== v17 ==
==> flow/design.v <==
`timescale 1ns / 1ps
module FIFO(clk, rst, wr_en, rd_en, buf_in, buf_out, buf_empty, buf_full, fifo_counter);
input clk, rst, wr_en, rd_en;
input [7:0] buf_in;
output [7:0] buf_out;
output buf_empty, buf_full;
output [6:0] fifo_counter;
reg [7:0] buf_out;
reg buf_empty, buf_full;
reg [6:0] fifo_counter;
reg [5:0] rd_ptr, wr_ptr;
reg [7:0] buf_mem[63:0];
always@ (fifo_counter) begin
    buf_empty = (fifo_counter == 0);  
    buf_full = (fifo_counter == 64);  
end
always @(posedge clk or posedge rst) begin
    if( rst )  
        fifo_counter <= 0;
    else if((!buf_full && wr_en) && (!buf_empty && rd_en))  
        fifo_counter <= fifo_counter;
    else if (!buf_full && wr_en)  
        fifo_counter <= fifo_counter + 1;
    else if (!buf_empty && rd_en)  
        fifo_counter <= fifo_counter - 1;
    else  
        fifo_counter <= fifo_counter;
end
always @(posedge clk or posedge rst) begin
    if (rst)  
        buf_out <= 0;
    else begin
        if (rd_en && !buf_empty)
            buf_out <= buf_mem[rd_ptr];
        else  
            buf_out <= buf_out;
    end
end
always @(posedge clk) begin
    if (!buf_full && wr_en)
        buf_mem[wr_ptr] <= buf_in;
    else
        buf_mem[wr_ptr] <= buf_mem[wr_ptr];
end
always @(posedge clk or posedge rst) begin
    if(rst) begin
        wr_ptr <= 0;
        rd_ptr <= 0;
    end
    else begin
        if (!buf_full && wr_en)  
            wr_ptr <= wr_ptr + 1;
        else  
            wr_ptr <= wr_ptr;
        if (!buf_empty && rd_en)  
            rd_ptr <= rd_ptr + 1;
        else  
            rd_ptr <= rd_ptr;               
    end
end
endmodule
==> flow/config.mk <==
export PLATFORM = sky130hd
export DESIGN_NAME = FIFO
export DESIGN_NICKNAME = FIFO
export VERILOG_FILES = /design/flow/design.v
export SDC_FILE = /design/flow/constraint.sdc
export NUM_CORES = 4
export LEC_CHECK = 0
export ABC_AREA = 0
export CAP_MARGIN = 20
export CORE_MARGIN = 2
export CORE_UTILIZATION = 72
export CTS_CLUSTER_DIAMETER = 363
export CTS_CLUSTER_SIZE = 13
export PLACE_DENSITY_LB_ADDON = 0.06
export SETUP_SLACK_MARGIN = 0.61
export SLEW_MARGIN = 20
==> flow/constraint.sdc <==
create_clock -name core_clock -period 2.08 [get_ports {clk}]
set_input_delay 0.4160 -clock core_clock [delete_from_list [all_inputs] [get_ports {clk}]]
set_output_delay 0.4160 -clock core_clock [all_outputs]
set_load 0.01 [all_outputs]
run.sh (not shown) runs the stock make flow with config.mk's settings and CLKGATE_MAP_FILE=.
v17 finished every stage; the final checks, however, were not passed, the failures being setup timing.
> inputs changed (v17 -> v18)
Settings: removing PLACE_DENSITY_LB_ADDON (formerly 0.06); removing SETUP_SLACK_MARGIN (formerly 0.61); setting CORE_ASPECT_RATIO to 1.42 for the first time; removing CTS_CLUSTER_SIZE (formerly 13); changing ABC_AREA from 0 to 1; removing CTS_CLUSTER_DIAMETER (formerly 363); changing the clock period (ns, I/O delays scaled along) from 2.08 to 2.06.
- Of v17 and v18, not a single run came through the flow clean.
- v17: all stages done; final checks FAILED (setup timing).
- v17 → v18: total power went up 20%; total of hold buffers inserted after clock tree synthesis went down 1; cell leakage power went up 0.0025 µW; post-route antenna net violation count held.
Input-level comparison between v8 and v18:
Settings: ABC_AREA no longer set, was 1; CORE_ASPECT_RATIO no longer set, was 1.42; CORE_UTILIZATION now 40, was 72; the clock period (ns, I/O delays scaled along) now 3.71, was 2.06.
[summary]
- Looking at critical path depth, v8 sits 14 lower than v18 does.
- Changes observed in v8 relative to v18: logic depth of the worst register-to-register path shrank by 7, total routing usage reported by global routing now sits lower, count of buffers added by post-CTS timing repair for setup has decreased, worst setup slack went up.
- v8 did not stop at any stage, and its layout met the timing, design-rule and antenna checks.
- A startpoint of the most critical setup path of fifo_counter[5] is what v8 shows, while fifo_counter[0] belongs to v18.
- v8 vs v18, top power consumer group: sequential cells vs combinational cells
- Total power of v8 is lower than that of v18.
- Between v18 and v8, the worst setup slack before clock tree synthesis is lower for v18.
- Capturing instance or port of the critical path: buf_full -> v8, fifo_counter[6] -> v18
- Utilization v18 -> v8: down
- Delta (v8 minus v18): sequential power went down by 42%; number of global-route vias before repair shrank by about 32%.


Setup of build 6:
RTL: the design.v shown in full above, as it stands there.
export LEC_CHECK = 0
export ABC_AREA = 1
export CAP_MARGIN = 30
export CELL_PAD_IN_SITES_DETAIL_PLACEMENT = 2
export CELL_PAD_IN_SITES_GLOBAL_PLACEMENT = 2
export CORE_MARGIN = 2
export CORE_UTILIZATION = 40
export CTS_CLUSTER_DIAMETER = 20
export GPL_TIMING_DRIVEN = 0
export MAX_ROUTING_LAYER = met4
export PLACE_DENSITY = 0.86
export SETUP_SLACK_MARGIN = -0.42
export SLEW_MARGIN = 20
export TNS_END_PERCENT = 55
create_clock -name core_clock -period 5.0 [get_ports {clk}]
Input-level comparison between build 68 and build 6:
- removing SETUP_SLACK_MARGIN (formerly -0.42)
- removing CELL_PAD_IN_SITES_DETAIL_PLACEMENT (formerly 2)
- changing CORE_UTILIZATION from 40 to 41
- removing TNS_END_PERCENT (formerly 55)
- removing CELL_PAD_IN_SITES_GLOBAL_PLACEMENT (formerly 2)
- removing ABC_AREA (formerly 1)
- changing CAP_MARGIN from 30 to 20
- removing MAX_ROUTING_LAYER (formerly met4)
- removing PLACE_DENSITY (formerly 0.86)
- removing GPL_TIMING_DRIVEN (formerly 0)
- removing CTS_CLUSTER_DIAMETER (formerly 20)
- changing the clock period (ns, I/O delays scaled along) from 5.0 to 3.71
Fraction of synthesized area in multiplexers, build 6 and build 68: higher on build 68
Note that the die area recorded for build 6 amounts to 1.10 times the value seen in build 68.
[build 68 vs build 6] first-pass GRT wire length: lower in build 68
In the tables for build 6 and build 68, final design area excluding fillers reads higher with build 6.
Delta(routed wire length, build 68 - build 6) < 0
For build 33, these inputs were changed with respect to build 68:
- ABC_AREA: unset -> 1
- CORE_UTILIZATION: 41 -> 72
- CORE_ASPECT_RATIO: unset -> 1.42
- CTS_CLUSTER_SIZE: unset -> 10
- CTS_CLUSTER_DIAMETER: unset -> 171
- the clock period (ns, I/O delays scaled along): 3.71 -> 2.06
--- outcome ---
Build 68: full flow OK, the timing, design-rule and antenna checks passed
Status build 33: flow complete, layout not clean - setup timing
Build 33 vs. build 68: routed wire length higher, signed area change from the synthesized netlist to the final layout higher, logic gate share of total power higher, overall power of the completed layout higher.
Build 68 ended up with sky130_fd_sc_hd__clkdlybuf4s50_1 as its library cell contributing the largest single delay on the critical path; build 33 ended up with sky130_fd_sc_hd__dfrtp_2.
Clock network power share: higher on build 68
Comparing build 33 and build 68, the higher global-route usage was measured on build 33.
Input changes introduced in build 11 (baseline for comparison: build 33):
- removing CORE_ASPECT_RATIO (formerly 1.42)
- changing CORE_UTILIZATION from 72 to 16
- removing CTS_CLUSTER_DIAMETER (formerly 171)
- removing CTS_CLUSTER_SIZE (formerly 10)
- changing the clock period (ns, I/O delays scaled along) from 2.06 to 2.05
--- outcome ---
Every stage of build 11 finished as expected; the final checks, on the other hand, flagged setup timing, which means the layout fails. Summary of build 11 over build 33: CTS buffer count -6, non-clock buffer share of cell area rose by 1.9 points. Delta(starting density of the core, build 11 - build 33) < 0. Re layout buffer count excluding clock buffers: build 11 and build 33 aren't equal, and the lower value belongs to build 33. Final hold slack, build 11 and build 33, higher one = build 11. Pin count of the biggest net entering global routing (build 11 vs. build 33) decreases by more than a quarter. Against build 33, build 11 reports a slew at the pin closest to its max-slew limit that is higher. Compared with build 33, in build 11 total routed wirelength saw an increase; minimum clock period after layout saw an increase; placed wire-length estimate after detailed placement saw an increase; cell count along the critical path saw a decrease.
#### Input delta (build 16 over build 11)
- changing CORE_UTILIZATION from 16 to 40
- removing ABC_AREA (formerly 1)
- changing the clock period (ns, I/O delays scaled along) from 2.05 to 5.0
==> comparison <==
- Build 16 finished every step from synthesis to the final layout, and the layout passed the timing, design-rule and antenna checks.
- In build 16, the fraction of area in clock buffers and inverters came out 1.8 points above the value in build 11.
- Cell total in the yosys stat output | build 16 below build 11
- Between build 11 and build 16, DRC violation total after the first TritonRoute iteration decreased.
- On area of the core region, the lower figure sits with build 16, not build 11.
- Against build 11, build 16 comes in 18 points lower on area share of and/or/nand/nor cells after synthesis.
- Between build 16 and build 11, the count of nets after finishing is lower for build 16.
- Build 11 was larger in final cell area than build 16.
- Comparing build 16 and build 11, flop share of the area is higher on build 16.


RTL: the design.v shown in full above, as it stands there.
export LEC_CHECK = 0
export ABC_AREA = 1
export CAP_MARGIN = 20
export CELL_PAD_IN_SITES_GLOBAL_PLACEMENT = 0
export CORE_ASPECT_RATIO = 0.98
export CORE_MARGIN = 2
export CORE_UTILIZATION = 71
export CTS_CLUSTER_DIAMETER = 339
export CTS_CLUSTER_SIZE = 25
export GPL_TIMING_DRIVEN = 1
export HOLD_SLACK_MARGIN = 0.3
export MAX_ROUTING_LAYER = met4
export SETUP_SLACK_MARGIN = -0.08
export SLEW_MARGIN = 25
export TNS_END_PERCENT = 60
create_clock -name core_clock -period 1.22 [get_ports {clk}]
The starting point reached the layout checks and failed them: negative setup slack.
Next try:
--- a/flow/config.mk
+++ b/flow/config.mk
@@ -12,9 +12,9 @@
 export CORE_MARGIN = 2
-export CORE_UTILIZATION = 71
-export CTS_CLUSTER_DIAMETER = 339
-export CTS_CLUSTER_SIZE = 25
+export CORE_UTILIZATION = 72
+export CTS_CLUSTER_DIAMETER = 349
+export CTS_CLUSTER_SIZE = 14
 export GPL_TIMING_DRIVEN = 1
-export HOLD_SLACK_MARGIN = 0.3
 export MAX_ROUTING_LAYER = met4
-export SETUP_SLACK_MARGIN = -0.08
+export PLACE_DENSITY_LB_ADDON = 0.08
+export SETUP_SLACK_MARGIN = 0.07
 export SLEW_MARGIN = 25
==> flow/constraint.sdc (replaced) <==
create_clock -name core_clock -period 2.07 [get_ports {clk}]
set_input_delay 0.4140 -clock core_clock [delete_from_list [all_inputs] [get_ports {clk}]]
set_output_delay 0.4140 -clock core_clock [all_outputs]
set_load 0.01 [all_outputs]
Outcome: The changed run finished but fails on negative setup slack. Global-route usage shrinks by 1.6 points. Final cell count stays flat. Power fell by 38%. Routed wire length rose by about 8%. Register-to-register slack is better by 1.0 ns. Setup slack improved by 1.0 ns. Synthesized cell count is unchanged. Sequential power decreases by about 40%. Utilization rose by 2.2 points.
Next try:
==> flow/config.mk (replaced) <==
export PLATFORM = sky130hd
export DESIGN_NAME = FIFO
export DESIGN_NICKNAME = FIFO
export VERILOG_FILES = /design/flow/design.v
export SDC_FILE = /design/flow/constraint.sdc
export NUM_CORES = 4
export LEC_CHECK = 0
export ABC_AREA = 1
export CAP_MARGIN = 20
export CORE_MARGIN = 2
export CORE_UTILIZATION = 72
export SLEW_MARGIN = 20
==> flow/constraint.sdc (replaced) <==
create_clock -name core_clock -period 6.49 [get_ports {clk}]
set_input_delay 1.2980 -clock core_clock [delete_from_list [all_inputs] [get_ports {clk}]]
set_output_delay 1.2980 -clock core_clock [all_outputs]
set_load 0.01 [all_outputs]
Result: The new run ran to the end with no violations; cell area falls by 12%; sequential share of layout area rises by 7.7 points; synthesized area is unchanged; critical path depth falls by 9; sequential cell count does not change; die size is about the same; worst setup slack improved by 2.7 ns; utilization falls by 11 points; clock skew falls by 0.0052 ns.


// FIFO: RTL as listed in full above, without the edits since
export LEC_CHECK = 0
export CAP_MARGIN = 20
export CORE_MARGIN = 2
export CORE_UTILIZATION = 72
export SETUP_SLACK_MARGIN = -0.19
export SLEW_MARGIN = 20
create_clock -name core_clock -period 2.08 [get_ports {clk}]
The baseline finished but fails on negative setup slack.
Change:
CORE_UTILIZATION = 40   (was 72)
SETUP_SLACK_MARGIN = not set   (was -0.19)
clock period = 3.12 ns   (was 2.08 ns; I/O delays follow)
This time the run completed without violations.
Synthesized area does not change.
Wire length shrinks by 17%.
Die size climbs by 78%.
Combinational power shrinks by 56%.
Core utilization falls by 43 points.
Sequential cell count is unchanged.
Change:
ABC_AREA = 0   (was not set)
CORE_MARGIN = 5   (was 2)
CORE_UTILIZATION = 16   (was 40)
PLACE_DENSITY = 0.45   (was not set)
clock period = 2.05 ns   (was 3.12 ns; I/O delays follow)
Now the flow finished but failed the layout checks on negative setup slack. Setup slack gets worse by 770 ps. Power climbs by 74%. Global-route usage came out lower by 9.8 points. Cell count grows by 59%. Core utilization went down by 26 points.
Change:
CAP_MARGIN = 35   (was 20)
CORE_UTILIZATION = 67   (was 16)
GPL_ROUTABILITY_DRIVEN = 1   (was not set)
MIN_ROUTING_LAYER = met1   (was not set)
SETUP_SLACK_MARGIN = 1.02   (was not set)
clock period = 4.46 ns   (was 2.05 ns; I/O delays follow)
Outcome:
- With this change the flow ran to the end with no violations
- first-iteration DRC count rose by about 45%
- register-to-register slack improved by 2000 ps
- wire length decreases by 15%
- worst hold slack gets better by 450 ps
- via count drops by 4.3%
- count of clock-buffer cells in the layout came out lower by 3
- die area drops by 75%
- clock skew climbs by 9.9 ps
- design area falls by about 16%
- worst setup slack gains 1800 ps
- sequential share of layout area climbs by 11 points


Starts from the design.v that is shown in full above.
clock: 2.07 ns
lec_check: 0
abc_area: 1
cap_margin: 20
cell_pad_in_sites_global_placement: 0
core_aspect_ratio: 0.98
core_margin: 2
core_utilization: 72
cts_cluster_diameter: 349
cts_cluster_size: 14
gpl_timing_driven: 1
max_routing_layer: met4
place_density: 0.38
setup_slack_margin: -0.09
slew_margin: 25
tns_end_percent: 60
The first run ran to the end with violations: negative setup slack.
Next try:
- ABC_AREA: 1 -> unset
- CORE_UTILIZATION: 72 -> 71
- CTS_CLUSTER_SIZE: 14 -> unset
- PLACE_DENSITY: 0.38 -> unset
- PLACE_DENSITY_LB_ADDON: unset -> 0.02
- SETUP_SLACK_MARGIN: -0.09 -> 0.52
- clock period: 2.07 -> 3.06 ns (I/O delays scaled with it)
Result: The new run finished clean; final area drops by a few percent; first-iteration DRC count drops by well over a third; power drops by well over a third; setup slack gets better by 0.70 ns; global-route usage drops by 2.8 points; count of clock-buffer cells in the layout climbs by 3; via count drops by a quarter to a third; non-clock buffer count drops by 59; sequential share of layout area climbs by 4.4 points; sequential power drops by a quarter to a third; synthesized cell count drops by well over a third.
Next try:
- CORE_UTILIZATION: 71 -> 68
- CTS_CLUSTER_SIZE: unset -> 25
- HOLD_SLACK_MARGIN: unset -> -0.08
- PLACE_DENSITY_LB_ADDON: 0.02 -> unset
- clock period: 3.06 -> 1.31 ns (I/O delays scaled with it)
- The new run reached the layout checks and failed them: negative setup slack
- non-clock buffer count went up by 126
- power went up by 130%
- final cell count went up by 5.6%
- critical path depth is unchanged
Next try:
- CORE_UTILIZATION: 68 -> 72
- CTS_CLUSTER_SIZE: 25 -> 14
- HOLD_SLACK_MARGIN: -0.08 -> unset
- PLACE_DENSITY_LB_ADDON: unset -> 0.02
- SETUP_SLACK_MARGIN: 0.52 -> 0.87
- clock period: 1.31 -> 3.06 ns (I/O delays scaled with it)
Outcome: The changed run finished clean. Worst setup slack is better by 1.8 ns. Utilization climbs by 2.6 points. Hold slack gets better by 0.42 ns. Total power went down by 57%. Synthesized area is unchanged. Wire length stays flat. Via count shrinks by 1.5%. Fmax rose by 0.92%.


Starts from the design.v that is shown in full above.
clock: 3.45 ns
lec_check: 0
abc_area: 0
cap_margin: 35
core_margin: 5
core_utilization: 67
gpl_routability_driven: 0
min_routing_layer: met1
place_density: 0.45
setup_slack_margin: 1.02
slew_margin: 20
The starting point passed the timing, design-rule and antenna checks.
Change:
- ABC_AREA: 0 -> default
- CAP_MARGIN: 35 -> 20
- CORE_MARGIN: 5 -> 2
- CORE_UTILIZATION: 67 -> 70
- GPL_ROUTABILITY_DRIVEN: 0 -> default
- MIN_ROUTING_LAYER: met1 -> default
- PLACE_DENSITY: 0.45 -> default
- SETUP_SLACK_MARGIN: 1.02 -> default
- clock period: 3.45 -> 2.08 ns (I/O delays scaled with it)
Now the flow completed, yet does not pass: negative setup slack. Routed wire length decreases by 3.5%. Cell area decreases by 0.89%. Synthesized area does not change. Power increases by 67%. Clock-buffer cell count increases by 1. Setup slack is worse by 1300 ps.
Power is estimated from default activity; no workload was simulated.
